`design/flow/config.mk`:
```
export PLATFORM = sky130hd
export DESIGN_NAME = riscv_cpu
export DESIGN_NICKNAME = riscv_cpu
export VERILOG_FILES = /design/flow/design.v
export SDC_FILE = /design/flow/constraint.sdc
export NUM_CORES = 4
export LEC_CHECK = 0
export CAP_MARGIN = 20
export CORE_MARGIN = 2
export CORE_UTILIZATION = 52
export SLEW_MARGIN = 20
```
`design/flow/constraint.sdc`:
```
create_clock -name core_clock -period 4.95 [get_ports {clk}]
set_input_delay 0.9900 -clock core_clock [delete_from_list [all_inputs] [get_ports {clk}]]
set_output_delay 0.9900 -clock core_clock [all_outputs]
set_load 0.01 [all_outputs]
```
`design/flow/design.v`:
```
`timescale 10ns / 1ns
`timescale 10ns / 1ns
module riscv_cpu(
	input  rst,
	input  clk,
	output reg [31:0] PC,
	output Inst_Req_Valid,
	input Inst_Req_Ack,
	input  [31:0] Instruction,
	input Inst_Valid,
	output Inst_Ack,
	output [31:0] Address,
	output MemWrite,
	output [31:0] Write_data,
	output [3:0] Write_strb,
	output MemRead,
	input Mem_Req_Ack,
	input  [31:0] Read_data,
	input Read_data_Valid,
	output Read_data_Ack
);
reg [31:0] IR ;
reg [31:0] MDR;
reg [31:0] PC_reg;
reg [31:0] ALU_reg;
reg [31:0] RF_reg1;
reg [31:0] RF_reg2;
wire RegWrite_Valid;
wire MemRead_Valid ;
wire MemWrite_Valid;
wire [31:0] ALUResult;
wire        zero     ;
wire [31:0] PCset   ;
wire [31:0] PCadd4  ;
wire [31:0] PCoffset;
wire [31:0] signextend_out;
wire [31:0] zeroextend_out;
wire [31:0] shiftleft2_out;
wire [31:0]sext;
wire [31:0]sext_b;
wire [31:0]sext_u;
wire [9:0]ALUOp;
wire [2:0]ALUSrcA;
wire [2:0]ALUSrcB;
wire [3:0]RegSrc;
wire [1:0]Branch;
wire      Reg_Write;   
wire      RegWrite;
wire      BranchPerf;
wire [7:0]MemSrc;
wire      DataRead; 
wire      PCWrite;
wire      IRWrite;
wire      PCSrc;
wire [4 :0] RF_waddr ;
wire [4 :0] RF_raddr1;
wire [4 :0] RF_raddr2;
wire        RF_wen   ;
wire [31:0] RF_wdata ;
wire [31:0] RF_rdata1;
wire [31:0] RF_rdata2;
wire [31:0] ALU_data1;
wire [31:0] ALU_data2;
wire [31:0] MemOutput;
wire [31:0] RegOutput;
wire IR_wen;
assign IR_wen = ~DataRead & IRWrite;
always @(posedge clk) 
begin
    IR <= IR_wen ? Instruction : IR;
end
always @(posedge clk) 
begin
    MDR <= DataRead ? Read_data : MDR;
end
always @(posedge clk) 
begin
    ALU_reg <= ALUResult;
end
always @(posedge clk) 
begin
    RF_reg1 <= RF_rdata1;
end
always @(posedge clk) 
begin
    RF_reg2 <= RF_rdata2;
end
always @(posedge clk) 
begin
    if(rst)
        PC_reg <= PC_reg;
    else
        PC_reg <= PC;
end
always@(posedge clk) 
begin
    if(rst)
         PC <= 32'd0;
    else                  
        PC <= (PCWrite | BranchPerf) ? PCset : PC;           
end
assign BranchPerf = (Branch[0] & zero) | (Branch[1] &~zero);
assign PCset = PCSrc ? ALUResult : ALU_reg; 
control Control(
    clk,
    rst,
    Inst_Req_Ack,
    IR,
    Inst_Valid,
    Mem_Req_Ack,
    Read_data_Valid,
    sext,
    sext_b,
    sext_u,    
    ALUOp,
    ALUSrcA,
    ALUSrcB,
    RegSrc,
    Branch,
    RegWrite,   
    MemSrc,
    Inst_Req_Valid,  
    Inst_Ack,
    MemRead,
    MemWrite, 
    Read_data_Ack,
    DataRead, 
    PCWrite,
    IRWrite,
    PCSrc
);
assign RF_waddr  = IR[11: 7];
assign RF_raddr1 = IR[19:15];
assign RF_raddr2 = IR[24:20];
assign RF_wen    = RegWrite ;
reg_file Reg_file(
    clk,
    rst,
    RF_waddr,
    RF_raddr1,
    RF_raddr2,
    RF_wen,
    RF_wdata,
    RF_rdata1,
    RF_rdata2
);
assign ALU_data1  = (ALUSrcA == 2'b01) ? PC      :
                    (ALUSrcA == 2'b10) ? PC-4    :
                                         RF_reg1 ; 
assign ALU_data2  = (ALUSrcB == 2'b01) ? sext     : 
                    (ALUSrcB == 2'b10) ? sext_b   :
                    (ALUSrcB == 2'b11) ? 32'd4    :
                                         RF_reg2;
alu ALU(
    ALU_data1,
    ALU_data2,
    ALUOp,
    zero,
    ALUResult
);
mem_operation MemOperation(
    MemSrc,
    MDR,
    RF_reg2,
    ALU_reg[1:0],
    MemOutput,
    RegOutput,
    Write_strb
);
assign Address    = {ALU_reg[31:2], 2'b00};
assign Write_data = RegOutput;
assign RF_wdata = RegSrc[0] ? MemOutput:
                  RegSrc[1] ? sext_u:
                  RegSrc[2] ? PC_reg:
                  RegSrc[3] ? ALU_reg:                 
                              ALU_reg;
endmodule
`timescale 10ns / 1ns
module control(
    input clk,
    input rst,
    input  Inst_Req_Ack,
    input  [31:0]inst,
    input  Inst_Valid,
    input  Mem_Req_Ack,
    input  Read_data_Valid,
    output [31:0]sext,
    output [31:0]sext_b,
    output [31:0]sext_u,        
    output [9:0]alu_op,
    output [2:0]alu_src_a,
    output [2:0]alu_src_b,
    output [3:0]reg_src,
    output [1:0]branch,
    output      reg_write,   
    output [7:0]mem_src,
    output Inst_Req_Valid,  
    output Inst_Ack,
    output MemRead,
    output MemWrite, 
    output Read_data_Ack,
    output data_read, 
    output pc_write,
    output ir_write,
    output pc_src
);
wire  [6:0]inst_6_0  ;
wire  [2:0]inst_14_12;
wire  [6:0]inst_31_25;
assign inst_6_0   = inst[6 : 0];
assign inst_14_12 = inst[14:12];
assign inst_31_25 = inst[31:25];
wire type_j;
wire type_r;
wire type_s;
wire type_b;
wire type_i;
wire type_u;
wire type_l;
wire type_ical ;
assign type_j = (inst_6_0==7'b1101111);
assign type_r = (inst_6_0==7'b0110011);
assign type_s = (inst_6_0==7'b0100011);
assign type_b = (inst_6_0==7'b1100011);
assign type_i =  type_l   | type_ical | inst_jalr;
assign type_u  =  inst_lui | inst_auipc;
assign type_ical = (inst_6_0==7'b0010011);
assign type_l    = (inst_6_0==7'b0000011);
wire inst_lui  ;
wire inst_auipc;
wire inst_jal  ;
wire inst_jalr ;
wire inst_beq  ;
wire inst_bne  ;
wire inst_blt  ;
wire inst_bge  ;
wire inst_bltu ;
wire inst_bgeu ;
wire inst_lb   ;
wire inst_lh   ;
wire inst_lw   ;
wire inst_lbu  ;
wire inst_lhu  ;
wire inst_sb   ;
wire inst_sh   ;
wire inst_sw   ;
wire inst_addi ;
wire inst_slti ;
wire inst_sltiu;
wire inst_xori ;
wire inst_ori  ;
wire inst_andi ;
wire inst_slli ;
wire inst_srli ;
wire inst_srai ;
wire inst_add  ;
wire inst_sub  ;
wire inst_sll  ;
wire inst_slt  ;
wire inst_sltu ;
wire inst_xor  ;
wire inst_srl  ;
wire inst_sra  ;
wire inst_or   ;
wire inst_and  ;
assign inst_lui   = (inst_6_0==7'b0110111  );
assign inst_auipc = (inst_6_0==7'b0010111);
assign inst_jal   = (type_j);
assign inst_jalr  = (inst_6_0==7'b1100111 & inst_14_12==3'b000 );
assign inst_beq   = (type_b & inst_14_12==3'b000  );
assign inst_bne   = (type_b & inst_14_12==3'b001  );
assign inst_blt   = (type_b & inst_14_12==3'b100  );
assign inst_bge   = (type_b & inst_14_12==3'b101  );
assign inst_bltu  = (type_b & inst_14_12==3'b110 );
assign inst_bgeu  = (type_b & inst_14_12==3'b111 );
assign inst_lb    = (type_l & inst_14_12==3'b000   );
assign inst_lh    = (type_l & inst_14_12==3'b001   );
assign inst_lw    = (type_l & inst_14_12==3'b010   );
assign inst_lbu   = (type_l & inst_14_12==3'b100  );
assign inst_lhu   = (type_l & inst_14_12==3'b101  );
assign inst_sb    = (type_s & inst_14_12==3'b000   );
assign inst_sh    = (type_s & inst_14_12==3'b001   );
assign inst_sw    = (type_s & inst_14_12==3'b010   );
assign inst_addi  = (type_ical & inst_14_12==3'b000 );
assign inst_slti  = (type_ical & inst_14_12==3'b010 );
assign inst_sltiu = (type_ical & inst_14_12==3'b011);
assign inst_xori  = (type_ical & inst_14_12==3'b100 );
assign inst_ori   = (type_ical & inst_14_12==3'b110  );
assign inst_andi  = (type_ical & inst_14_12==3'b111 );
assign inst_slli  = (type_ical & inst_14_12==3'b001 & inst_31_25==7'b0000000);
assign inst_srli  = (type_ical & inst_14_12==3'b101 & inst_31_25==7'b0000000);
assign inst_srai  = (type_ical & inst_14_12==3'b101 & inst_31_25==7'b0100000);
assign inst_add   = (type_r & inst_14_12==3'b000  & inst_31_25==7'b0000000);
assign inst_sub   = (type_r & inst_14_12==3'b000  & inst_31_25==7'b0100000);
assign inst_sll   = (type_r & inst_14_12==3'b001  & inst_31_25==7'b0000000);
assign inst_slt   = (type_r & inst_14_12==3'b010  & inst_31_25==7'b0000000);
assign inst_sltu  = (type_r & inst_14_12==3'b011 & inst_31_25==7'b0000000);
assign inst_xor   = (type_r & inst_14_12==3'b100  & inst_31_25==7'b0000000);
assign inst_srl   = (type_r & inst_14_12==3'b101  & inst_31_25==7'b0000000);
assign inst_sra   = (type_r & inst_14_12==3'b101  & inst_31_25==7'b0100000);
assign inst_or    = (type_r & inst_14_12==3'b110   & inst_31_25==7'b0000000);
assign inst_and   = (type_r & inst_14_12==3'b111  & inst_31_25==7'b0000000);
wire [9:0]alu_op_tmp     ;
wire [2:0]alu_src_a_tmp  ;
wire [2:0]alu_src_b_tmp  ;
wire [3:0]reg_src_tmp    ;
wire [1:0]branch_tmp     ;
wire      reg_write_tmp  ;    
wire [7:0]mem_src_tmp    ;
assign alu_op_tmp[0] = type_l     | type_s    | inst_jalr  |
                       inst_addi  | inst_add  | inst_jal   |
                       inst_auipc ;
assign alu_op_tmp[1] = inst_beq   | inst_bne  | inst_sub   ;
assign alu_op_tmp[2] = inst_blt   | inst_bge  | inst_slti  |
                       inst_slt   ;
assign alu_op_tmp[3] = inst_bltu  | inst_bgeu | inst_sltiu |
                       inst_sltu  ;
assign alu_op_tmp[4] = inst_andi  | inst_and  ;
assign alu_op_tmp[5] = inst_or    | inst_ori  ;
assign alu_op_tmp[6] = inst_xor   | inst_xori ;
assign alu_op_tmp[7] = inst_sll   | inst_slli ;
assign alu_op_tmp[8] = inst_srl   | inst_srli ;
assign alu_op_tmp[9] = inst_sra   | inst_srai ; 
assign alu_src_a_tmp = (inst_auipc | type_j) ? 2'b10: 2'b00;   
assign alu_src_b_tmp = (type_i | type_s | type_j | inst_auipc) ? 2'b01: 2'b00; 
assign branch_tmp[0] = inst_beq   | inst_bge  | inst_bgeu ;
assign branch_tmp[1] = inst_bne   | inst_blt  | inst_bltu ;
assign mem_src_tmp[0] = inst_lw   ;
assign mem_src_tmp[1] = inst_lb   ;
assign mem_src_tmp[2] = inst_lbu  ;
assign mem_src_tmp[3] = inst_lh   ;
assign mem_src_tmp[4] = inst_lhu  ;
assign mem_src_tmp[5] = inst_sw   ;
assign mem_src_tmp[6] = inst_sb   ;
assign mem_src_tmp[7] = inst_sh   ;
assign reg_write_tmp  = type_u | type_r | type_j | type_ical | inst_jalr | type_l;
assign reg_src_tmp[0] = type_l   ;
assign reg_src_tmp[1] = inst_lui ;
assign reg_src_tmp[2] = inst_jalr| type_j;
assign reg_src_tmp[3] = 1'b0;
wire [31:0]imm_i;
wire [31:0]imm_s;
wire [31:0]imm_b;
wire [31:0]imm_u;
wire [31:0]imm_j;
assign imm_i  = {{21{inst[31]}}, inst[30:20]};
assign imm_s  = {{21{inst[31]}}, inst[30:25], inst[11:7]};
assign imm_b  = {{20{inst[31]}}, inst[7], inst[30:25], inst[11:8], 1'b0};
assign imm_u  = {inst[31:12], 12'b0};
assign imm_j  = {{12{inst[31]}}, inst[19:12], inst[20], inst[30:21], 1'b0};
assign sext = ({32{type_i}} & {imm_i})
            | ({32{type_s}} & {imm_s})
            | ({32{type_b}} & {imm_b})
            | ({32{type_u}} & {imm_u})
            | ({32{type_j}} & {imm_j});
assign sext_b = imm_b;
assign sext_u = imm_u;
reg [3:0]current_state;
wire [3:0]next_state;
wire [ 3:0] IF_next;
wire [ 3:0] IW_next;
wire [ 3:0] ID_next;
wire [ 3:0] EX_next;  
wire [ 3:0] LD_next;
wire [ 3:0] RW_next;
wire [ 3:0] ST_next;
wire [ 3:0] WB_next;
assign IF_next    = (Inst_Req_Ack) ? 4'b0001: 4'b0000; 
assign IW_next    = (Inst_Valid)   ? 4'b0010: 4'b0001;  
assign ID_next    = 4'b0011;
assign EX_next    = (type_l) ? 4'b0110:
                    (type_s) ? 4'b0101:
                    (type_b) ? 4'b0000:
                               4'b0100;                                             
assign LD_next    = (Mem_Req_Ack)     ? 4'b0111: 4'b0110 ;
assign RW_next    = (Read_data_Valid) ? 4'b0100 : 4'b0111;
assign ST_next    = (Mem_Req_Ack)     ? 4'b0000 : 4'b0101 ;
assign WB_next    = 4'b0000;
assign next_state = (current_state == 4'b0000)  ? IF_next :
                    (current_state == 4'b0001)  ? IW_next :
                    (current_state == 4'b0010)  ? ID_next :
                    (current_state == 4'b0011)  ? EX_next :
                    (current_state == 4'b0110)  ? LD_next :
                    (current_state == 4'b0111) ? RW_next :
                    (current_state == 4'b0101)  ? ST_next :
                    (current_state == 4'b0100)  ? WB_next :
                                            4'b0000;
always@(posedge clk) begin     
    current_state <= (rst) ? 4'b1000 : next_state;
end
assign Inst_Req_Valid = (current_state == 4'b0000);    
assign Inst_Ack       = (current_state == 4'b0001 || current_state == 4'b1000);  
assign MemRead        = (current_state == 4'b0110);
assign MemWrite       = (current_state == 4'b0101);      
assign Read_data_Ack  = (current_state == 4'b0111);
assign alu_op    = (current_state == 4'b0000 || current_state == 4'b0010) ? 10'b0000000001:   
                   alu_op_tmp   ;
assign alu_src_a = (current_state == 4'b0000) ? 2'b01:
                   (current_state == 4'b0010) ? 2'b10:  
                   alu_src_a_tmp; 
assign alu_src_b = (current_state == 4'b0000) ? 2'b11:
                   (current_state == 4'b0010) ? 2'b10:
                   alu_src_b_tmp;
assign reg_src   = (current_state == 4'b0100) ? reg_src_tmp : 3'b0001;
assign branch    = (current_state == 4'b0000 || current_state == 4'b0001 || current_state == 4'b0010 || current_state == 4'b1000) ? 2'b0 : branch_tmp ;
assign mem_src   = (current_state == 4'b0000 || current_state == 4'b0001 || current_state == 4'b0010 || current_state == 4'b1000) ? 8'b0 : mem_src_tmp;
assign reg_write = (current_state == 4'b0100) ? reg_write_tmp : 1'b0;
assign data_read = (current_state == 4'b0111 && Read_data_Ack && Read_data_Valid);  
assign pc_write  = (current_state == 4'b0000 && Inst_Req_Ack  && Inst_Req_Valid || current_state == 4'b0011 && (type_j || inst_jalr));
assign ir_write  = (current_state == 4'b0001 && Inst_Valid && Inst_Ack);     
assign pc_src    = (current_state == 4'b0000 || current_state == 4'b0011 && (type_j || inst_jalr));
endmodule
`timescale 10ns / 1ns
module alu(
    input [32 - 1:0] A,
    input [32 - 1:0] B,
    input [9:0] alu_op,
    output Zero,
    output [32 - 1:0] Result
);
wire alu_add ;    
wire alu_sub ;    
wire alu_slt ;    
wire alu_sltu;    
wire alu_and ;    
wire alu_or  ;    
wire alu_xor ;    
wire alu_sll ;    
wire alu_srl ;    
wire alu_sra ;    
assign alu_add  = alu_op[0];
assign alu_sub  = alu_op[1];
assign alu_slt  = alu_op[2];
assign alu_sltu = alu_op[3];
assign alu_and  = alu_op[4];
assign alu_or   = alu_op[5];
assign alu_xor  = alu_op[6];
assign alu_sll  = alu_op[7];
assign alu_srl  = alu_op[8];
assign alu_sra  = alu_op[9];
wire [31:0] add_sub_result; 
wire [31:0] slt_result; 
wire [31:0] sltu_result;
wire [31:0] and_result;
wire [31:0] or_result;
wire [31:0] xor_result;
wire [31:0] sll_result; 
wire [31:0] srl_result; 
wire [31:0] sra_result; 
wire [31:0] adder_a     ;
wire [31:0] adder_b     ;
wire [33:0] adder_result;
wire        adder_cin   ;
assign adder_a      = A;
assign adder_b      = (alu_sub | alu_slt) ? ~B : B;
assign adder_cin    = (alu_sub | alu_slt);
assign adder_result = {adder_a,adder_cin} + {adder_b,adder_cin};
assign add_sub_result = adder_result[32:1];
assign slt_result[31:1] = 31'b0;
assign slt_result[0]    = (A[31]  & ~B[31])
                        | ((A[31] ~^ B[31]) & adder_result[32]);
assign sltu_result[31:1] = 31'b0;
assign sltu_result[0]    = (A < B);                        
assign and_result = A & B;
assign or_result  = A | B;
assign xor_result = A ^ B;
assign sll_result = A << B[4:0];
assign sra_result = {{31{A[31]}}, 1'b0} << ~(B[4:0]) | A >> B[4:0];
assign srl_result = A >> B[4:0];
assign Zero     = ({Result} == 32'b0);
assign Result     = ({32{alu_add | alu_sub}} & add_sub_result)
                  | ({32{alu_slt          }} & slt_result    )
                  | ({32{alu_sltu         }} & sltu_result   )
                  | ({32{alu_and          }} & and_result    )
                  | ({32{alu_or           }} & or_result     )
                  | ({32{alu_xor          }} & xor_result    )
                  | ({32{alu_sll          }} & sll_result    )
                  | ({32{alu_sra          }} & sra_result    )
                  | ({32{alu_srl          }} & srl_result    );                                    
endmodule
`timescale 10ns / 1ns
module mem_operation(
    input  [7 :0]control_code,
    input  [31:0]mem_input,
    input  [31:0]reg_input,
    input  [1 :0]ea,    
    output [31:0]mem_output,
    output [31:0]reg_output,
    output [3 :0]write_strb
);
wire [31:0] lw_result ;
wire [31:0] lb_result ;
wire [31:0] lbu_result;
wire [31:0] lh_result ;
wire [31:0] lhu_result;
assign lw_result  = mem_input;
assign lb_result  = ({32{ea==2'b00}} & {{24{mem_input[ 7]}},mem_input[7 : 0]})
                  | ({32{ea==2'b01}} & {{24{mem_input[15]}},mem_input[15: 8]})
                  | ({32{ea==2'b10}} & {{24{mem_input[23]}},mem_input[23:16]})
                  | ({32{ea==2'b11}} & {{24{mem_input[31]}},mem_input[31:24]});
assign lbu_result = ({32{ea==2'b00}} & {{24'd0},mem_input[7 : 0]})
                  | ({32{ea==2'b01}} & {{24'd0},mem_input[15: 8]})
                  | ({32{ea==2'b10}} & {{24'd0},mem_input[23:16]})
                  | ({32{ea==2'b11}} & {{24'd0},mem_input[31:24]});
assign lh_result  = ({32{ea[1]==1'b0}} & {{16{mem_input[15]}},mem_input[15: 0]})               
                  | ({32{ea[1]==1'b1}} & {{16{mem_input[31]}},mem_input[31:16]});
assign lhu_result = ({32{ea[1]==1'b0}} & {{16'd0},mem_input[15: 0]})
                  | ({32{ea[1]==1'b1}} & {{16'd0},mem_input[31:16]});
assign mem_output = ({32{control_code[0]}} & lw_result )
                  | ({32{control_code[1]}} & lb_result )
                  | ({32{control_code[2]}} & lbu_result)
                  | ({32{control_code[3]}} & lh_result )
                  | ({32{control_code[4]}} & lhu_result); 
wire [3:0] sw_strb ;
wire [3:0] sb_strb ;
wire [3:0] sh_strb ;
assign sw_strb  = 4'b1111;
assign sb_strb  = ({4{ea==2'b00}} & 4'b0001)
                | ({4{ea==2'b01}} & 4'b0010)
                | ({4{ea==2'b10}} & 4'b0100)
                | ({4{ea==2'b11}} & 4'b1000);
assign sh_strb  = ({4{ea[1]==1'b0}} & 4'b0011)
                | ({4{ea[1]==1'b1}} & 4'b1100);
assign write_strb = ({4{control_code[5]}} & sw_strb )
                  | ({4{control_code[6]}} & sb_strb )
                  | ({4{control_code[7]}} & sh_strb );
wire [31:0] sw_result ;
wire [31:0] sb_result ;
wire [31:0] sh_result ;
assign sw_result  = reg_input;
assign sb_result  = ({32{ea[1:0]==2'b00}} & {24'd0,reg_input[ 7: 0]      })
                  | ({32{ea[1:0]==2'b01}} & {16'd0,reg_input[ 7: 0], 8'd0})
                  | ({32{ea[1:0]==2'b10}} & { 8'd0,reg_input[ 7: 0],16'd0})
                  | ({32{ea[1:0]==2'b11}} & {      reg_input[ 7: 0],24'd0});
assign sh_result  = ({32{ea[1]==1'b0 }} & {16'd0,reg_input[15: 0]})
                  | ({32{ea[1]==1'b1 }} & {reg_input[15: 0],16'd0});
assign reg_output = ({32{control_code[5]}} & sw_result )
                  | ({32{control_code[6]}} & sb_result )
                  | ({32{control_code[7]}} & sh_result );
endmodule
`timescale 10 ns / 1 ns
module reg_file(
	input clk,
	input rst,
	input [5 - 1:0] waddr,
	input [5 - 1:0] raddr1,
	input [5 - 1:0] raddr2,
	input wen,
	input [32 - 1:0] wdata,
	output [32 - 1:0] rdata1,
	output [32 - 1:0] rdata2
);
	reg [32-1:0] rf[32 - 1:0];
	assign rdata1=rf[raddr1];
	assign rdata2=rf[raddr2];
	always@(posedge clk)
	begin
	  	if(rst)
	  	begin
	  		rf[0]<=0;
			rf[1]<=0;
	  		rf[2]<=0;
			rf[3]<=0;
	  		rf[4]<=0;
			rf[5]<=0;
	  		rf[6]<=0;
			rf[7]<=0;
	  		rf[8]<=0;
			rf[9]<=0;
	  		rf[10]<=0;
			rf[11]<=0;
	  		rf[12]<=0;
			rf[13]<=0;
	  		rf[14]<=0;
			rf[15]<=0;
	  		rf[16]<=0;
			rf[17]<=0;
	  		rf[18]<=0;
			rf[19]<=0;
	  		rf[20]<=0;
			rf[21]<=0;
	  		rf[22]<=0;
			rf[23]<=0;
	  		rf[24]<=0;
			rf[25]<=0;
	  		rf[26]<=0;
			rf[27]<=0;
	  		rf[28]<=0;
			rf[29]<=0;
	  		rf[30]<=0;
			rf[31]<=0;															
		end
		else 
		begin
			if(wen==1&&waddr!=0)
			begin
				rf[waddr]<=wdata;
			end
		end
	end
endmodule
```
`design/flow/run.sh`:
```
#!/bin/bash
# the make line also repeats each setting of config.mk as NAME=value (left out here)
make -C /OpenROAD-flow-scripts/flow DESIGN_CONFIG=/design/flow/config.mk WORK_HOME=/design/flow/orfs CLKGATE_MAP_FILE= finish
```
==> flow_metrics.tcl, run 1 <==
# yosys + openroad results
set metrics [dict create \
    so.violations "setup timing" \
    startpoint_type "flip-flop" \
    grt_pass1_vias 59400 \
    wire_per_inst_um 38.6 \
    cpMostUsedCell "buf_4" \
    hold_buffers 0 \
    p_seq_mw 12.3 \
    adder_share_pct 2.24 \
    powerDensity_nw_per_um2 318 \
    synthArstFlopShare_pct 0 \
    edf_count 1120 \
    crit_buf_inv 11 \
    critPathCapture "PC[24]$_SDFFE_PP0P_" \
    hpwl_mm 233 \
    worst-path-stages 31 \
    path_class "flip-flop to flip-flop" \
    peakVddDrop_mv 0.383 \
    syn_area_per_cell_um2 12.5 \
    r2r_end "PC[24]$_SDFFE_PP0P_" \
    met1_usage_pct 58.5 \
    rsz0062_at_grt "yes" \
    hold_start "Control.current_state[8]$_DFF_P_" \
    drv_slew 0 \
    min_path_type "flip-flop to flip-flop" \
    grt.met3_usage_pct 12.2 \
    critPathRequiredTime_ns 5.60 \
    p_comb_mw 6.35 \
    top_cells_by_area "edfxtp_1, mux4_2, nor2_1" \
    p_clk_mw 9.99 \
    ys_top_cells_by_count "nor2_1, edfxtp_1, mux4_2" \
    critPathSlowestCell "edfxtp_1" \
    leakagePower_nw 33.1 \
    top_area_cell "edfxtp_1" \
    r2r_start "IR[5]$_DFFE_PP_" \
    setup_violations 34 \
    fin_nets 6971 \
    yosys.area_share.aoi_pct 7.85 \
    worst_slack_ns -1.38 \
    clock-skew-final_ns 0.0796 \
    cts_buffers 134 \
    cp_top_family "simple AND/OR/NAND/NOR gates" \
    grt_usage_pct 47.1 \
    ys_sh_simple_pct 12.1 \
    root_buffer "clkbuf_16" \
    top_logic_kind "multiplexers" \
    end_kind "flip-flop" \
    cts_tree "built" \
    cts_buffer_depth 3 \
    power.switching_mw 8.41 \
    rows 136 \
    via_count 60500 \
    internal_power_mw 20.2 \
    grt_overflow 0 \
    r2r_cells 31 \
    ys_area_um2 72200 \
    slew_headroom_pct 29.3 \
    ys_types 108 \
    yosys.stat.seqShare_pct 50.4 \
    cts_htree_levels 4 \
    drt_iter0_drc 10200 \
    clkSlewWorstSetupHoldPaths_ns 0.06 \
    ff_type "edfxtp_1" \
    die_x_um 377 \
    grt_max_degree 131 \
    ys_sh_xor_pct 0.825 \
    ant_nets 0 \
    combinationalPowerShare_pct 22.2 \
    fp_util_pct 52.4 \
    syn_to_final_growth_pct 24.8 \
    core_area_um2 138000 \
    top_area_share_pct 46.6 \
    wirelength_mm 335 \
    clock.latency.late_pin_ns 0.80 \
    die-area_um2 142000 \
    yosys_warnings 3 \
    yosysMostFrequentCell "nor2_1" \
    gp_congestion 1.14 \
    hold_end "Control.current_state[8]$_DFF_P_" \
    top_power_group "registers" \
    status "complete, but fails checks" \
    clock-sinks 1257 \
    crit_fanout 7 \
    netlist_instances 5784 \
    setup.worst_path.start "IR[5]$_DFFE_PP_" \
    synth_flops 1257 \
    grt_use_met2_pct 71.4 \
    whs_path_depth 2 \
    io_pins 175 \
    seqPwrFrac_pct 42.9 \
    worst_pin_slew_ns 1.05 \
    grt_pass1_wl_mm 462 \
    arrival_ns 6.99 \
    viasPerCell 6.97 \
    maxCapViolations 0 \
    antenna_found_initial 11 \
    hold_viol 0 \
    power_mw 28.6 \
    min_period_over_period_pct 128 \
    placed_cell_area_um2 84200 \
    place.port_buffers 172 \
    holdWs_ns 0.493 \
    netlist_area_um2 72200 \
    rrSetupSlack_ns -1.38 \
    max_freq_mhz 158 \
    route.detailed.drc 0 \
    warning_count 98 \
    fp.dieH_um 377 \
    utilization_pct 65.4 \
    clkPwrFrac_pct 34.9 \
    cpPeakStageDelay_ns 0.50 \
    grt-busiest-layer "met2" \
    drtPass1Iterations 8 \
    synthMuxAreaShare_pct 22.5 \
    min_period_ns 6.33 \
    p_sw_share_pct 29.4 \
    yosys-stat-cells 5784 \
    design_area_um2 90000 \
]
-- per-layer routing --
| layer | up-vias | part of all wire, % |
|---|---|---|
| li1 | 24100 | - |
| met1 | 29900 | 33 |
| met2 | 5379 | 44 |
| met3 | 1179 | 13 |
| met4 | 14 | 9.6 |
| met5 | - | 0.030 |
-- stage by stage --
step           setup WS, ns  TNS, ns  std cells
2_1_floorplan         -1.18   -37.21       5817
3_3_place_gp          -1.79   -57.06       8385
6_report              -1.38   -42.86       8674
4_1_cts               -1.29   -40.36       8650
5_1_grt               -1.58   -49.86       8668
3_5_place_dp          -1.83   -58.60       8386
-- final cells by class --
class | count | area, um2
timing repair buffer | 1404 | 12100
multi-input combinational | 3833 | 34500
clock inverter | 62 | 639
fill | 9897 | 47600
clock buffer | 175 | 3680
inverter | 142 | 539
antenna | 7 | 17.5
sequential | 1257 | 36400
tap | 1794 | 2240
-- what timing repair did --
item,4_1_cts,5_1_grt
setup endpoints to repair,50,61
setup buffers,29,23
endpoints found under the hold margin,0,0
gates cloned,2,2
gates resized,118,103
pin swaps,74,93
==> inputs of run 2 (changes only) <==
CAP_MARGIN = 0   (was 20)
CORE_UTILIZATION = 68   (was 52)
SETUP_SLACK_MARGIN = -0.56   (was not set)
clock period = 5.72 ns   (was 4.95 ns; I/O delays follow)
==> run 2 against run 1 <==
The run now fails in global routing; die size shrank 23%; synthesized cell count is the same; synthesized area is the same.
==> flow_metrics.tcl, run 2 <==
# yosys + openroad results
set metrics [dict create \
    netlist_area_um2 72200 \
    core_area_um2 105000 \
    yosysMostFrequentCell "nor2_1" \
    die-area_um2 109000 \
    adder_share_pct 2.24 \
    top_cells_by_area "edfxtp_1, mux4_2, nor2_1" \
    hold_buffers 0 \
    clock-sinks 1257 \
    ff_type "edfxtp_1" \
    root_buffer "clkbuf_16" \
    grt_usage_pct 78.2 \
    placed_cell_area_um2 81500 \
    syn_area_per_cell_um2 12.5 \
    ys_sh_simple_pct 12.1 \
    synth_flops 1257 \
    status "aborted with a tool error" \
    place_ws_ns -1.27 \
    ys_top_cells_by_count "nor2_1, edfxtp_1, mux4_2" \
    rows 119 \
    io_pins 175 \
    ys_area_um2 72200 \
    grt_overflow 200 \
    edf_count 1120 \
    die_x_um 330 \
    top_area_cell "edfxtp_1" \
    ys_types 108 \
    gp_congestion 1.27 \
    cts_buffer_depth 3 \
    ys_sh_xor_pct 0.825 \
    hpwl_mm 228 \
    cts_htree_levels 3 \
    yosys.stat.seqShare_pct 50.4 \
    numPlacedInstances 7778 \
    top_area_share_pct 46.6 \
    yosys-stat-cells 5784 \
    place.port_buffers 172 \
    synthArstFlopShare_pct 0 \
    fp_util_pct 68.5 \
    fp.dieH_um 330 \
    netlist_instances 5784 \
    synthMuxAreaShare_pct 22.5 \
    top_logic_kind "multiplexers" \
    cts_buffers 121 \
    yosys_warnings 3 \
    yosys.area_share.aoi_pct 7.85 \
    error "[ERROR GRT-0116] Global routing finished with congestion. Check the congestion regions in the DRC Viewer." \
    haltStage "global routing" \
]
==> run 2: layer usage <==
| layer | track usage (%) | overflow |
|---|---|---|
| met1 | 80.8 | 2 |
| met4 | 73.8 | 84 |
| met2 | 91.9 | 111 |
| met3 | 65.7 | 3 |
| met5 | 32.5 | 0 |
==> run 2: what timing repair did <==
item                                    CTS
gates cloned                              1
resized                                  80
setup buffers                            45
pin swaps                                42
endpoints found under the setup margin   32
==> inputs of run 3 (changes only) <==
CAP_MARGIN = 40   (was 0)
CELL_PAD_IN_SITES_DETAIL_PLACEMENT = 0   (was not set)
CORE_UTILIZATION = 70   (was 68)
CTS_CLUSTER_SIZE = 38   (was not set)
HOLD_SLACK_MARGIN = 0.28   (was not set)
MIN_ROUTING_LAYER = met1   (was not set)
PLACE_DENSITY_LB_ADDON = 0.01   (was not set)
SETUP_SLACK_MARGIN = -0.39   (was -0.56)
TNS_END_PERCENT = 70   (was not set)
clock period = 5.61 ns   (was 5.72 ns; I/O delays follow)
==> run 3 against run 2 <==
The run again fails in global routing; synthesized area unchanged; synthesized cell count unchanged; die size decreased by 2.8%.
==> flow_metrics.tcl, run 3 <==
# yosys + openroad results
set metrics [dict create \
    ys_sh_xor_pct 0.825 \
    status "aborted with a tool error" \
    top_area_share_pct 46.6 \
    fp_util_pct 70.7 \
    ff_type "edfxtp_1" \
    adder_share_pct 2.24 \
    cts_buffers 121 \
    root_buffer "clkbuf_16" \
    gp_congestion 1.23 \
    edf_count 1120 \
    ys_types 108 \
    io_pins 175 \
    ys_sh_simple_pct 12.1 \
    error "[ERROR GRT-0116] Global routing finished with congestion. Check the congestion regions in the DRC Viewer." \
    rows 117 \
    synth_flops 1257 \
    clock-sinks 1257 \
    hpwl_mm 228 \
    top_area_cell "edfxtp_1" \
    synthArstFlopShare_pct 0 \
    yosys.stat.seqShare_pct 50.4 \
    grt_overflow 434 \
    die-area_um2 106000 \
    core_area_um2 102000 \
    numPlacedInstances 7739 \
    yosys-stat-cells 5784 \
    netlist_area_um2 72200 \
    cts_htree_levels 3 \
    yosys.area_share.aoi_pct 7.85 \
    ys_area_um2 72200 \
    top_logic_kind "multiplexers" \
    syn_area_per_cell_um2 12.5 \
    yosys_warnings 3 \
    netlist_instances 5784 \
    cts_buffer_depth 3 \
    die_x_um 325 \
    place.port_buffers 172 \
    top_cells_by_area "edfxtp_1, mux4_2, nor2_1" \
    placed_cell_area_um2 81500 \
    synthMuxAreaShare_pct 22.5 \
    fp.dieH_um 325 \
    yosysMostFrequentCell "nor2_1" \
    ys_top_cells_by_count "nor2_1, edfxtp_1, mux4_2" \
    grt_usage_pct 85.2 \
    haltStage "global routing" \
]
## run 3: metal layers
metal	GRT overflow	GRT usage, %
met1	24	86.9
met2	190	95.1
met3	26	78.0
met4	193	79.3
met5	1	50.9
## run 3: stage by stage
| stage | setup slack, ns | hold WS (ns) | utilization [%] | TNS, ns |
|---|---|---|---|---|
| after global placement | -1.09 | 0.466 | 79.4 | -32.52 |
| after CTS | -0.712 | 0.560 | 84.8 | -21.38 |
| after floorplan | -0.524 | 0.442 | - | -16.20 |
| after detailed placement | -1.15 | 0.478 | 79.9 | -34.52 |
## run 3: timing repair
action                                  in CTS
endpoints found under the hold margin        0
pin swaps                                   64
endpoints found under the setup margin      32
hold buffers                                 0
setup buffers                               47
cloned                                       1
gates resized                              125
==> inputs of run 4 (changes only) <==
CAP_MARGIN = 20   (was 40)
CELL_PAD_IN_SITES_DETAIL_PLACEMENT = not set   (was 0)
CORE_UTILIZATION = 62   (was 70)
CTS_CLUSTER_SIZE = not set   (was 38)
HOLD_SLACK_MARGIN = not set   (was 0.28)
MIN_ROUTING_LAYER = not set   (was met1)
PLACE_DENSITY = 0.35   (was not set)
PLACE_DENSITY_LB_ADDON = not set   (was 0.01)
SETUP_SLACK_MARGIN = not set   (was -0.39)
TNS_END_PERCENT = not set   (was 70)
clock period = 4.46 ns   (was 5.61 ns; I/O delays follow)
==> run 4 against run 3 <==
The run again fails in global routing; synthesized area did not move; die size increased by 13%; synthesized cell count stayed put.
==> flow_metrics.tcl, run 4 <==
# yosys + openroad results
set metrics [dict create \
    status "aborted with a tool error" \
    haltStage "global routing" \
    hold_buffers 0 \
    cts_buffer_depth 3 \
    edf_count 1120 \
    yosys.stat.seqShare_pct 50.4 \
    cts_buffers 119 \
    numPlacedInstances 8079 \
    hpwl_mm 237 \
    die-area_um2 119000 \
    yosys.area_share.aoi_pct 7.85 \
    top_logic_kind "multiplexers" \
    core_area_um2 116000 \
    top_area_share_pct 46.6 \
    clock-sinks 1257 \
    ys_types 108 \
    root_buffer "clkbuf_16" \
    rows 125 \
    fp.dieH_um 345 \
    place.port_buffers 172 \
    netlist_area_um2 72200 \
    synth_flops 1257 \
    netlist_instances 5784 \
    adder_share_pct 2.24 \
    ys_sh_xor_pct 0.825 \
    syn_area_per_cell_um2 12.5 \
    ys_area_um2 72200 \
    die_x_um 345 \
    cts_htree_levels 3 \
    yosys_warnings 3 \
    gp_congestion 1.17 \
    placed_cell_area_um2 83300 \
    top_cells_by_area "edfxtp_1, mux4_2, nor2_1" \
    yosysMostFrequentCell "nor2_1" \
    io_pins 175 \
    ff_type "edfxtp_1" \
    synthArstFlopShare_pct 0 \
    synthMuxAreaShare_pct 22.5 \
    yosys-stat-cells 5784 \
    ys_sh_simple_pct 12.1 \
    ys_top_cells_by_count "nor2_1, edfxtp_1, mux4_2" \
    fp_util_pct 62.3 \
    place_ws_ns -2.19 \
    top_area_cell "edfxtp_1" \
]
run 4: repair_timing:
item                       4_1_cts
setup endpoints to repair      100
gates cloned                     1
resized                        268
pin swaps                       86
buffers inserted                62
==> inputs of run 5 (changes only) <==
CORE_UTILIZATION = 68   (was 62)
CTS_CLUSTER_SIZE = 37   (was not set)
PLACE_DENSITY = not set   (was 0.35)
SETUP_SLACK_MARGIN = 0.83   (was not set)
clock period = 7.03 ns   (was 4.46 ns; I/O delays follow)
==> run 5 against run 4 <==
The run again fails in global routing; die size is 8.7% lower; synthesized cell count stayed put; synthesized area stayed put.
==> flow_metrics.tcl, run 5 <==
# yosys + openroad results
set metrics [dict create \
    synthArstFlopShare_pct 0 \
    cts_htree_levels 3 \
    synthMuxAreaShare_pct 22.5 \
    rows 119 \
    top_area_share_pct 46.6 \
    numPlacedInstances 7254 \
    yosys-stat-cells 5784 \
    top_logic_kind "multiplexers" \
    yosysMostFrequentCell "nor2_1" \
    grt_usage_pct 81.2 \
    cts_buffers 119 \
    hpwl_mm 230 \
    fp.dieH_um 330 \
    edf_count 1120 \
    ys_sh_simple_pct 12.1 \
    synth_flops 1257 \
    cts_buffer_depth 3 \
    die-area_um2 109000 \
    netlist_area_um2 72200 \
    place.port_buffers 172 \
    gp_congestion 1.17 \
    adder_share_pct 2.24 \
    netlist_instances 5784 \
    status "aborted with a tool error" \
    ff_type "edfxtp_1" \
    ys_types 108 \
    core_area_um2 105000 \
    grt_overflow 259 \
    yosys.stat.seqShare_pct 50.4 \
    die_x_um 330 \
    top_area_cell "edfxtp_1" \
    fp_util_pct 68.5 \
    io_pins 175 \
    error "[ERROR GRT-0116] Global routing finished with congestion. Check the congestion regions in the DRC Viewer." \
    yosys.area_share.aoi_pct 7.85 \
    ys_top_cells_by_count "nor2_1, edfxtp_1, mux4_2" \
    haltStage "global routing" \
    clock-sinks 1257 \
    syn_area_per_cell_um2 12.5 \
    top_cells_by_area "edfxtp_1, mux4_2, nor2_1" \
    yosys_warnings 3 \
    ys_sh_xor_pct 0.825 \
    ys_area_um2 72200 \
    root_buffer "clkbuf_16" \
]
## run 5: layer usage
metal / GRT overflow / track usage (%)
met5: 1 / 38.7
met4: 116 / 80.9
met3: 3 / 70.5
met2: 132 / 93.6
met1: 7 / 81.5
## run 5: metrics by stage
step / hold WS, ns / total power [mW] / util [%] / worst slack (ns) / instance area [um2]
after floorplan: 0.442 / 10.4 / - / 0.833 / 72500
after detailed placement: 0.478 / 12.1 / 73.6 / 0.0412 / 77400
after global placement: 0.467 / 12.0 / 73.5 / 0.159 / 77300
after CTS: 0.490 / 19.0 / 78.1 / 0.520 / 82200
## run 5: what timing repair did
item	4_1_cts
hold buffers	0
pin swaps	51
gates cloned	2
gates resized	116
setup endpoints to repair	33
setup buffers	36
==> inputs of run 6 (changes only) <==
CAP_MARGIN = 0   (was 20)
CELL_PAD_IN_SITES_DETAIL_PLACEMENT = 0   (was not set)
CORE_UTILIZATION = 61   (was 68)
CTS_CLUSTER_SIZE = 60   (was 37)
MIN_ROUTING_LAYER = met1   (was not set)
PLACE_DENSITY_LB_ADDON = 0.04   (was not set)
SETUP_SLACK_MARGIN = 1.47   (was 0.83)
TNS_END_PERCENT = 70   (was not set)
clock period = 5.17 ns   (was 7.03 ns; I/O delays follow)
==> run 6 against run 5 <==
The run again fails in global routing; die size rose by 11%; synthesized area stayed put; synthesized cell count unchanged.
==> flow_metrics.tcl, run 6 <==
# yosys + openroad results
set metrics [dict create \
    io_pins 175 \
    ys_types 108 \
    cts_buffer_depth 3 \
    ys_area_um2 72200 \
    numPlacedInstances 8060 \
    synth_flops 1257 \
    netlist_instances 5784 \
    fp.dieH_um 348 \
    placed_cell_area_um2 83100 \
    yosys.stat.seqShare_pct 50.4 \
    die-area_um2 121000 \
    netlist_area_um2 72200 \
    core_area_um2 118000 \
    cts_htree_levels 3 \
    top_logic_kind "multiplexers" \
    yosys-stat-cells 5784 \
    synthArstFlopShare_pct 0 \
    ys_sh_simple_pct 12.1 \
    top_area_share_pct 46.6 \
    status "aborted with a tool error" \
    hpwl_mm 233 \
    hold_buffers 0 \
    synthMuxAreaShare_pct 22.5 \
    fp_util_pct 61.3 \
    edf_count 1120 \
    yosys_warnings 3 \
    ff_type "edfxtp_1" \
    ys_top_cells_by_count "nor2_1, edfxtp_1, mux4_2" \
    top_cells_by_area "edfxtp_1, mux4_2, nor2_1" \
    ys_sh_xor_pct 0.825 \
    cts_buffers 121 \
    haltStage "global routing" \
    top_area_cell "edfxtp_1" \
    yosysMostFrequentCell "nor2_1" \
    rows 126 \
    gp_congestion 1.12 \
    syn_area_per_cell_um2 12.5 \
    yosys.area_share.aoi_pct 7.85 \
    die_x_um 348 \
    place.port_buffers 172 \
    adder_share_pct 2.24 \
    clock-sinks 1257 \
    place_ws_ns -1.79 \
    root_buffer "clkbuf_16" \
]
## run 6: timing repair
| item | CTS |
|---|---|
| gates resized | 405 |
| setup buffers | 74 |
| endpoints found under the setup margin | 1999 |
| gates cloned | 4 |
| pin swaps | 105 |
## run 6: stage by stage
stage | power [mW] | util [%]
4_1_cts | 26.7 | 75.9
3_5_place_dp | 17.4 | 70.6
3_3_place_gp | 17.3 | 70.6
2_1_floorplan | 14.2 | -
==> inputs of run 7 (changes only) <==
CAP_MARGIN = 40   (was 0)
CORE_UTILIZATION = 60   (was 61)
CTS_CLUSTER_SIZE = not set   (was 60)
PLACE_DENSITY_LB_ADDON = 0.01   (was 0.04)
clock period = 5.55 ns   (was 5.17 ns; I/O delays follow)
==> run 7 against run 6 <==
The flow again stops in global routing; synthesized cell count did not move; synthesized area did not move; die size rose by 1.6%.
==> flow_metrics.tcl, run 7 <==
# yosys + openroad results
set metrics [dict create \
    adder_share_pct 2.24 \
    ys_top_cells_by_count "nor2_1, edfxtp_1, mux4_2" \
    core_area_um2 120000 \
    yosysMostFrequentCell "nor2_1" \
    top_cells_by_area "edfxtp_1, mux4_2, nor2_1" \
    placed_cell_area_um2 83000 \
    synthArstFlopShare_pct 0 \
    top_area_share_pct 46.6 \
    cts_buffers 130 \
    status "aborted with a tool error" \
    ff_type "edfxtp_1" \
    yosys-stat-cells 5784 \
    place_ws_ns -1.33 \
    ys_area_um2 72200 \
    fp.dieH_um 351 \
    fp_util_pct 60.3 \
    root_buffer "clkbuf_16" \
    gp_congestion 1.09 \
    synthMuxAreaShare_pct 22.5 \
    yosys.stat.seqShare_pct 50.4 \
    yosys_warnings 3 \
    hpwl_mm 242 \
    haltStage "global routing" \
    ys_sh_simple_pct 12.1 \
    top_area_cell "edfxtp_1" \
    hold_buffers 0 \
    place.port_buffers 172 \
    die-area_um2 123000 \
    netlist_instances 5784 \
    error "[ERROR GRT-0232] Routing congestion too high. Check the congestion heatmap in the GUI." \
    io_pins 175 \
    edf_count 1120 \
    syn_area_per_cell_um2 12.5 \
    netlist_area_um2 72200 \
    die_x_um 351 \
    clock-sinks 1257 \
    rows 127 \
    ys_sh_xor_pct 0.825 \
    cts_htree_levels 4 \
    ys_types 108 \
    cts_buffer_depth 3 \
    synth_flops 1257 \
    grt_overflow 58 \
    grt_usage_pct 79.3 \
    yosys.area_share.aoi_pct 7.85 \
    top_logic_kind "multiplexers" \
]
-- run 7: repair_timing --
action,CTS
resized,377
pin swaps,124
gates cloned,2
endpoints found under the setup margin,191
buffers inserted,72
-- run 7: metrics by stage --
step	setup TNS, ns	cells
floorplan	-17.40	5817
global placement	-40.40	8094
detailed placement	-41.03	8106
CTS	-28.30	8415
-- run 7: metal layers --
| layer | GRT overflow | GRT usage, % |
|---|---|---|
| met5 | 1 | 51.8 |
| met4 | 21 | 76.2 |
| met1 | 14 | 79.3 |
| met2 | 14 | 91.5 |
| met3 | 8 | 68.8 |
==> inputs of run 8 (changes only) <==
CAP_MARGIN = 30   (was 40)
CELL_PAD_IN_SITES_DETAIL_PLACEMENT = 2   (was 0)
CELL_PAD_IN_SITES_GLOBAL_PLACEMENT = 3   (was not set)
CORE_UTILIZATION = 68   (was 60)
MAX_ROUTING_LAYER = met4   (was not set)
MIN_ROUTING_LAYER = met2   (was met1)
PLACE_DENSITY_LB_ADDON = not set   (was 0.01)
SETUP_SLACK_MARGIN = not set   (was 1.47)
TNS_END_PERCENT = not set   (was 70)
clock period = 8.5 ns   (was 5.55 ns; I/O delays follow)
==> run 8 against run 7 <==
The flow stops in global placement without I/O; synthesized area is the same; synthesized cell count is the same; die size shrank 12%.
==> flow_metrics.tcl, run 8 <==
# yosys + openroad results
set metrics [dict create \
    netlist_instances 5784 \
    haltStage "global placement without I/O" \
    top_logic_kind "multiplexers" \
    error "[ERROR GPL-0301] Utilization 124.901 % exceeds 100%." \
    yosys_warnings 3 \
    ys_sh_simple_pct 12.1 \
    ys_sh_xor_pct 0.825 \
    rows 119 \
    netlist_area_um2 72200 \
    synthMuxAreaShare_pct 22.5 \
    die-area_um2 109000 \
    adder_share_pct 2.24 \
    syn_area_per_cell_um2 12.5 \
    fp.dieH_um 330 \
    edf_count 1120 \
    top_area_cell "edfxtp_1" \
    die_x_um 330 \
    top_area_share_pct 46.6 \
    fp_util_pct 68.5 \
    yosys-stat-cells 5784 \
    yosys.area_share.aoi_pct 7.85 \
    ff_type "edfxtp_1" \
    yosysMostFrequentCell "nor2_1" \
    status "aborted with a tool error" \
    synth_flops 1257 \
    core_area_um2 105000 \
    ys_top_cells_by_count "nor2_1, edfxtp_1, mux4_2" \
    synthArstFlopShare_pct 0 \
    ys_area_um2 72200 \
    top_cells_by_area "edfxtp_1, mux4_2, nor2_1" \
    ys_types 108 \
    yosys.stat.seqShare_pct 50.4 \
]
==> inputs of run 9 (changes only) <==
CAP_MARGIN = 20   (was 30)
CELL_PAD_IN_SITES_DETAIL_PLACEMENT = not set   (was 2)
CELL_PAD_IN_SITES_GLOBAL_PLACEMENT = not set   (was 3)
CORE_UTILIZATION = 59   (was 68)
CTS_CLUSTER_SIZE = 60   (was not set)
MAX_ROUTING_LAYER = not set   (was met4)
MIN_ROUTING_LAYER = not set   (was met2)
PLACE_DENSITY_LB_ADDON = 0.01   (was not set)
SETUP_SLACK_MARGIN = 1.49   (was not set)
clock period = 5.24 ns   (was 8.5 ns; I/O delays follow)
==> run 9 against run 8 <==
The flow stops in global routing; synthesized area unchanged; die size up 15%; synthesized cell count unchanged.
==> flow_metrics.tcl, run 9 <==
# yosys + openroad results
set metrics [dict create \
    clock-sinks 1257 \
    syn_area_per_cell_um2 12.5 \
    top_area_share_pct 46.6 \
    edf_count 1120 \
    yosysMostFrequentCell "nor2_1" \
    top_area_cell "edfxtp_1" \
    hold_buffers 0 \
    adder_share_pct 2.24 \
    ff_type "edfxtp_1" \
    fp_util_pct 59.4 \
    status "aborted with a tool error" \
    synthMuxAreaShare_pct 22.5 \
    top_cells_by_area "edfxtp_1, mux4_2, nor2_1" \
    haltStage "global routing" \
    netlist_instances 5784 \
    place.port_buffers 172 \
    fp.dieH_um 354 \
    place_ws_ns -1.56 \
    cts_htree_levels 3 \
    cts_buffer_depth 3 \
    ys_area_um2 72200 \
    gp_congestion 1.15 \
    yosys-stat-cells 5784 \
    synth_flops 1257 \
    ys_types 108 \
    hpwl_mm 246 \
    netlist_area_um2 72200 \
    die-area_um2 125000 \
    ys_sh_xor_pct 0.825 \
    top_logic_kind "multiplexers" \
    rows 128 \
    yosys.area_share.aoi_pct 7.85 \
    io_pins 175 \
    ys_top_cells_by_count "nor2_1, edfxtp_1, mux4_2" \
    cts_buffers 121 \
    synthArstFlopShare_pct 0 \
    core_area_um2 122000 \
    root_buffer "clkbuf_16" \
    yosys_warnings 3 \
    die_x_um 354 \
    ys_sh_simple_pct 12.1 \
    yosys.stat.seqShare_pct 50.4 \
]
-- run 9: what timing repair did --
action | in CTS
setup buffers | 52
gates cloned | 8
pin swaps | 100
resized | 340
setup endpoints to repair | 1683
-- run 9: per-stage QoR --
step / util, % / std cells / power, mW / area [um2]
floorplan: - / 5817 / 14.0 / 72700
CTS: 73.3 / 8482 / 26.4 / 89200
global placement: 68.8 / 8198 / 17.2 / 83600
detailed placement: 68.8 / 8199 / 17.3 / 83600
==> inputs of run 10 (changes only) <==
CAP_MARGIN = 25   (was 20)
CELL_PAD_IN_SITES_DETAIL_PLACEMENT = 2   (was not set)
CORE_ASPECT_RATIO = 0.9   (was not set)
CTS_CLUSTER_SIZE = not set   (was 60)
GPL_ROUTABILITY_DRIVEN = 0   (was not set)
HOLD_SLACK_MARGIN = 0.16   (was not set)
MAX_ROUTING_LAYER = met4   (was not set)
MIN_ROUTING_LAYER = met2   (was not set)
PLACE_DENSITY_LB_ADDON = 0.07   (was 0.01)
SETUP_SLACK_MARGIN = 0.53   (was 1.49)
TNS_END_PERCENT = 15   (was not set)
clock period = 5.94 ns   (was 5.24 ns; I/O delays follow)
==> run 10 against run 9 <==
Die size about the same; synthesized area unchanged; the flow stops in detailed placement; synthesized cell count unchanged.
==> flow_metrics.tcl, run 10 <==
# yosys + openroad results
set metrics [dict create \
    status "aborted with a tool error" \
    haltStage "detailed placement" \
    error "[ERROR DPL-0033] detailed placement checks failed during check placement." \
    top_cells_by_area "edfxtp_1, mux4_2, nor2_1" \
    adder_share_pct 2.24 \
    syn_area_per_cell_um2 12.5 \
    ys_types 108 \
    ys_top_cells_by_count "nor2_1, edfxtp_1, mux4_2" \
    ys_sh_xor_pct 0.825 \
    yosysMostFrequentCell "nor2_1" \
    ff_type "edfxtp_1" \
    yosys_warnings 3 \
    top_area_share_pct 46.6 \
    fp_util_pct 59.6 \
    core_area_um2 121000 \
    synth_flops 1257 \
    ys_area_um2 72200 \
    netlist_instances 5784 \
    yosys.stat.seqShare_pct 50.4 \
    die-area_um2 125000 \
    synthMuxAreaShare_pct 22.5 \
    place.port_buffers 172 \
    yosys.area_share.aoi_pct 7.85 \
    top_logic_kind "multiplexers" \
    yosys-stat-cells 5784 \
    io_pins 175 \
    die_x_um 373 \
    rows 121 \
    top_area_cell "edfxtp_1" \
    synthArstFlopShare_pct 0 \
    ys_sh_simple_pct 12.1 \
    fp.dieH_um 336 \
    netlist_area_um2 72200 \
    edf_count 1120 \
]
run 10: through the flow:
| stage | cells | worst slack, ns | TNS [ns] |
|---|---|---|---|
| 3_3_place_gp | 7828 | -0.791 | -23.80 |
| 2_1_floorplan | 5817 | -0.194 | -5.64 |
==> inputs of run 11 (changes only) <==
ABC_AREA = 1   (was not set)
CAP_MARGIN = 30   (was 25)
CELL_PAD_IN_SITES_DETAIL_PLACEMENT = not set   (was 2)
CELL_PAD_IN_SITES_GLOBAL_PLACEMENT = 3   (was not set)
CORE_ASPECT_RATIO = 1.62   (was 0.9)
CORE_UTILIZATION = 40   (was 59)
CTS_CLUSTER_DIAMETER = 186   (was not set)
CTS_CLUSTER_SIZE = 18   (was not set)
GPL_ROUTABILITY_DRIVEN = not set   (was 0)
HOLD_SLACK_MARGIN = not set   (was 0.16)
MAX_ROUTING_LAYER = not set   (was met4)
MIN_ROUTING_LAYER = not set   (was met2)
PLACE_DENSITY_LB_ADDON = 0.01   (was 0.07)
SETUP_SLACK_MARGIN = not set   (was 0.53)
SLEW_MARGIN = 35   (was 20)
TNS_END_PERCENT = 70   (was 15)
clock period = 7.92 ns   (was 5.94 ns; I/O delays follow)
==> run 11 against run 10 <==
The run now finishes clean; synthesized area is 3.4% higher; die size rose by 52%; synthesized cell count rose by 61%.
==> flow_metrics.tcl, run 11 <==
# yosys + openroad results
set metrics [dict create \
    setup_violations 0 \
    clock.latency.late_pin_ns 0.77 \
    synthArstFlopShare_pct 0 \
    yosys.area_share.aoi_pct 18.6 \
    whs_path_depth 2 \
    syn_to_final_growth_pct 10.2 \
    root_buffer "clkbuf_16" \
    yosysMostFrequentCell "nor2_1" \
    end_kind "flip-flop" \
    worst_pin_slew_ns 1.13 \
    core_area_um2 185000 \
    r2r_cells 33 \
    drtPass1Iterations 9 \
    maxCapViolations 0 \
    cp_top_family "simple AND/OR/NAND/NOR gates" \
    crit_buf_inv 6 \
    critPathRequiredTime_ns 8.61 \
    syn_area_per_cell_um2 7.99 \
    leakagePower_nw 32.9 \
    min_path_type "flip-flop to flip-flop" \
    yosys-stat-cells 9329 \
    slew_headroom_pct 24.0 \
    clock-skew-final_ns 0.0615 \
    r2r_start "IR[2]$_DFFE_PP_" \
    cts_buffers 80 \
    hold_end "Control.current_state[5]$_DFF_P_" \
    fin_cells 11700 \
    comb_area_um2 32800 \
    top_area_cell "edfxtp_1" \
    drt_iter0_drc 9656 \
    fin_nets 9366 \
    rows 201 \
    fp_util_pct 40.3 \
    min_period_over_period_pct 90.1 \
    fin_setup_tns_ns 0 \
    seq_area_um2 36400 \
    antenna_found_initial 39 \
    via_count 73500 \
    clkPwrFrac_pct 30.6 \
    startpoint_type "flip-flop" \
    cpMostUsedCell "nand2_1" \
    path_class "flip-flop to flip-flop" \
    yosys_warnings 3 \
    numPlacedInstances 11500 \
    internal_power_mw 10.0 \
    status "complete, no violations" \
    route.detailed.drc 0 \
    worst_slack_ns 0.784 \
    ys_types 63 \
    top_area_share_pct 45.1 \
    worst-path-stages 33 \
    ant_nets 0 \
    top_power_group "registers" \
    yosys.stat.seqShare_pct 48.8 \
    arrival_ns 7.83 \
    synth_flops 1257 \
    clkSlewWorstSetupHoldPaths_ns 0.08 \
    post_cts_buffers 0 \
    power.switching_mw 4.51 \
    hold_viol 0 \
    holdWs_ns 0.490 \
    combinationalPowerShare_pct 16.9 \
    placed_cell_area_um2 79600 \
    netlist_area_um2 74600 \
    rrSetupSlack_ns 0.78 \
    adder_share_pct 2.16 \
    design_area_um2 82200 \
    peakVddDrop_mv 0.199 \
    ys_top_cells_by_count "nor2_1, nand2_1, o21ai_0" \
    hpwl_mm 297 \
    io_pins 175 \
    ys_sh_xor_pct 0.470 \
    hold_buffers 0 \
    cts_resized 0 \
    ys_area_um2 74600 \
    cpPeakStageDelay_ns 0.49 \
    crit_fanout 46 \
    place_ws_ns 1.00 \
    setup.worst_path.start "IR[2]$_DFFE_PP_" \
    p_sw_share_pct 31.0 \
    fillers 18500 \
    r2r_end "PC[20]$_SDFFE_PP0P_" \
    critPathCapture "PC[20]$_SDFFE_PP0P_" \
    cts_buffer_depth 3 \
    p_comb_mw 2.46 \
    wire_per_inst_um 36.4 \
    top_cells_by_area "edfxtp_1, nor2_1, o21ai_0" \
    grt_pass1_wl_mm 577 \
    die-area_um2 190000 \
    fp.dieH_um 554 \
    netlist_instances 9329 \
    die_x_um 343 \
    synthMuxAreaShare_pct 0.0671 \
    place.port_buffers 172 \
    viasPerCell 6.29 \
    max_freq_mhz 140 \
    powerDensity_nw_per_um2 177 \
    grt_usage_pct 43.9 \
    ys_sh_simple_pct 21.5 \
    rsz0062_at_grt "no" \
    drv_slew 0 \
    clock-sinks 1257 \
    grt_max_degree 166 \
    hold_start "Control.current_state[5]$_DFF_P_" \
    cts_tree "built" \
    top_logic_kind "simple AND/OR/NAND/NOR gates" \
    warning_count 144 \
    wirelength_mm 425 \
    ff_type "edfxtp_1" \
    p_seq_mw 7.64 \
    gp_congestion 1.09 \
    critPathSlowestCell "nor2_1" \
    seqPwrFrac_pct 52.5 \
    grt_pass1_vias 69600 \
    edf_count 1120 \
    grt_overflow 0 \
    cts_htree_levels 3 \
    min_period_ns 7.14 \
    p_clk_mw 4.46 \
]
-- run 11: per-stage QoR --
stage               total power [mW]  util [%]
floorplan                       8.92         -
global placement                10.1      42.9
detailed placement              10.1      43.0
CTS                             14.4      44.3
global route                    14.9      44.4
finish                          14.6      44.4
-- run 11: metal layers --
layer	GRT usage, %	vias up	share of wire, %
li1	-	31600	-
met1	45.5	35600	31
met2	71.6	4720	47
met3	9.36	1466	8.7
met4	45.2	22	13
met5	0	-	0.031
-- run 11: layout make-up --
| type | instances | share of cell area [%] |
|---|---|---|
| antenna | 21 | 0.0640 |
| clock inverter | 6 | 0.117 |
| clock buffer | 135 | 2.77 |
| multi-input combinational | 6501 | 39.9 |
| timing repair buffer | 473 | 5.21 |
| tap | 2436 | 3.71 |
| sequential | 1257 | 44.3 |
| inverter | 854 | 3.97 |
==> inputs of run 12 (changes only) <==
ABC_AREA = not set   (was 1)
CAP_MARGIN = 40   (was 30)
CELL_PAD_IN_SITES_DETAIL_PLACEMENT = 0   (was not set)
CELL_PAD_IN_SITES_GLOBAL_PLACEMENT = not set   (was 3)
CORE_ASPECT_RATIO = not set   (was 1.62)
CORE_UTILIZATION = 58   (was 40)
CTS_CLUSTER_DIAMETER = not set   (was 186)
CTS_CLUSTER_SIZE = not set   (was 18)
MIN_ROUTING_LAYER = met1   (was not set)
PLACE_DENSITY_LB_ADDON = not set   (was 0.01)
SETUP_SLACK_MARGIN = -0.15   (was not set)
SLEW_MARGIN = 20   (was 35)
clock period = 2.59 ns   (was 7.92 ns; I/O delays follow)
==> run 12 against run 11 <==
Die size fell by 33%; sequential power grew to 3.1 times the previous value; total power increased to 3.9 times the previous value; now fails the layout checks on setup timing; hold slack lost 0.24 ns; first-iteration DRC count is 37% higher; wire length decreased by 15%; synthesized area shrank 3.2%; core utilization up 32 points.
==> flow_metrics.tcl, run 12 <==
# yosys + openroad results
set metrics [dict create \
    status "complete, but fails checks" \
    so.violations "setup timing" \
    yosys.stat.seqShare_pct 50.4 \
    clock-skew-final_ns 0.0547 \
    critPathSlowestCell "or4_4" \
    grt_pass1_vias 65000 \
    worst_slack_ns -3.95 \
    netlist_area_um2 72200 \
    grt_overflow 0 \
    grt_pass1_wl_mm 495 \
    grt_max_degree 150 \
    startpoint_type "flip-flop" \
    placed_cell_area_um2 87000 \
    wirelength_mm 362 \
    whs_path_depth 1 \
    crit_buf_inv 7 \
    maxCapViolations 0 \
    p_clk_mw 19.7 \
    r2r_end "PC[29]$_SDFFE_PP0P_" \
    ys_top_cells_by_count "nor2_1, edfxtp_1, mux4_2" \
    top_logic_kind "multiplexers" \
    peakVddDrop_mv 0.896 \
    fp.dieH_um 357 \
    route.detailed.drc 0 \
    antenna_found_initial 21 \
    ant_nets 0 \
    grt_usage_pct 56.1 \
    min_path_type "primary input to flip-flop" \
    syn_area_per_cell_um2 12.5 \
    crit_fanout 5 \
    design_area_um2 95000 \
    p_seq_mw 23.6 \
    p_sw_share_pct 31.1 \
    seqPwrFrac_pct 41.9 \
    internal_power_mw 38.7 \
    ff_type "edfxtp_1" \
    min_period_over_period_pct 253 \
    holdWs_ns 0.248 \
    die-area_um2 127000 \
    worst-path-stages 30 \
    path_class "flip-flop to flip-flop" \
    die_x_um 357 \
    clock-sinks 1257 \
    place.port_buffers 172 \
    core_area_um2 124000 \
    hold_start "Read_data[10]" \
    rrSetupSlack_ns -3.95 \
    top_cells_by_area "edfxtp_1, mux4_2, nor2_1" \
    ys_area_um2 72200 \
    r2r_start "IR[5]$_DFFE_PP_" \
    adder_share_pct 2.24 \
    wire_per_inst_um 41.4 \
    cts_buffer_depth 3 \
    powerDensity_nw_per_um2 592 \
    setup.worst_path.start "IR[5]$_DFFE_PP_" \
    synth_flops 1257 \
    max_freq_mhz 153 \
    cts_htree_levels 4 \
    power.switching_mw 17.5 \
    yosys-stat-cells 5784 \
    netlist_instances 5784 \
    rsz0062_at_grt "yes" \
    synthMuxAreaShare_pct 22.5 \
    setup_violations 2156 \
    p_comb_mw 13.0 \
    fillers 6963 \
    root_buffer "clkbuf_16" \
    clock.latency.late_pin_ns 0.83 \
    comb_area_um2 36200 \
    hpwl_mm 236 \
    edf_count 1120 \
    clkPwrFrac_pct 35.0 \
    arrival_ns 7.20 \
    r2r_cells 30 \
    drt_iter0_drc 13200 \
    ys_types 108 \
    yosys_warnings 3 \
    ys_sh_simple_pct 12.1 \
    via_count 66600 \
    drtPass1Iterations 13 \
    yosys.area_share.aoi_pct 7.85 \
    hold_end "MDR[10]$_DFFE_PP_" \
    yosysMostFrequentCell "nor2_1" \
    hold_viol 0 \
    warning_count 117 \
    seq_area_um2 36400 \
    critPathRequiredTime_ns 3.25 \
    slew_headroom_pct 27.7 \
    critPathCapture "PC[29]$_SDFFE_PP0P_" \
    top_area_share_pct 46.6 \
    fin_cells 8732 \
    hold_buffers 0 \
    drv_slew 0 \
    end_kind "flip-flop" \
    power_mw 56.2 \
    place_ws_ns -4.50 \
    numPlacedInstances 8348 \
    ys_sh_xor_pct 0.825 \
    min_period_ns 6.54 \
    fin_nets 7175 \
    cpPeakStageDelay_ns 0.64 \
    cts_buffers 131 \
    top_power_group "registers" \
    cp_top_family "AND-OR/OR-AND gates" \
    syn_to_final_growth_pct 31.7 \
    fp_util_pct 58.4 \
    synthArstFlopShare_pct 0 \
    io_pins 175 \
    viasPerCell 7.63 \
    gp_congestion 1.15 \
    leakagePower_nw 35.5 \
    rows 129 \
    worst_pin_slew_ns 1.08 \
    cts_tree "built" \
    clkSlewWorstSetupHoldPaths_ns 0.06 \
    top_area_cell "edfxtp_1" \
    combinationalPowerShare_pct 23.1 \
]
-- run 12: routing by layer --
metal,routed length [um],GRT usage [%],part of all wire [%]
met1,105000,63.2,29
met2,152000,81.8,42
met3,58800,23.0,16
met4,46400,50.7,13
met5,454,0.593,0.13
-- run 12: per-stage QoR --
stage | TNS (ns) | util [%]
global placement | -1360.64 | 70.3
global route | -1819.54 | 76.8
CTS | -1500.61 | 75.7
finish | -1751.33 | 76.9
detailed placement | -1430.43 | 70.4
floorplan | -646.29 | -
-- run 12: cell type report --
cell class	instances	area share [%]
Antenna cell	14	0.0369
Clock buffer	184	3.81
Clock inverter	54	0.622
Inverter	142	0.606
Multi-Input combinational cell	3834	38.1
Sequential cell	1257	38.3
Tap cell	1637	2.16
Timing Repair Buffer	1610	16.4
-- run 12: repair_timing --
action,4_1_cts,5_1_grt
gates cloned,3,4
setup buffers,112,54
endpoints found under the hold margin,0,0
pin swaps,110,114
gates resized,309,261
setup endpoints to repair,2148,2148
Power is estimated from default activity; no workload was simulated.
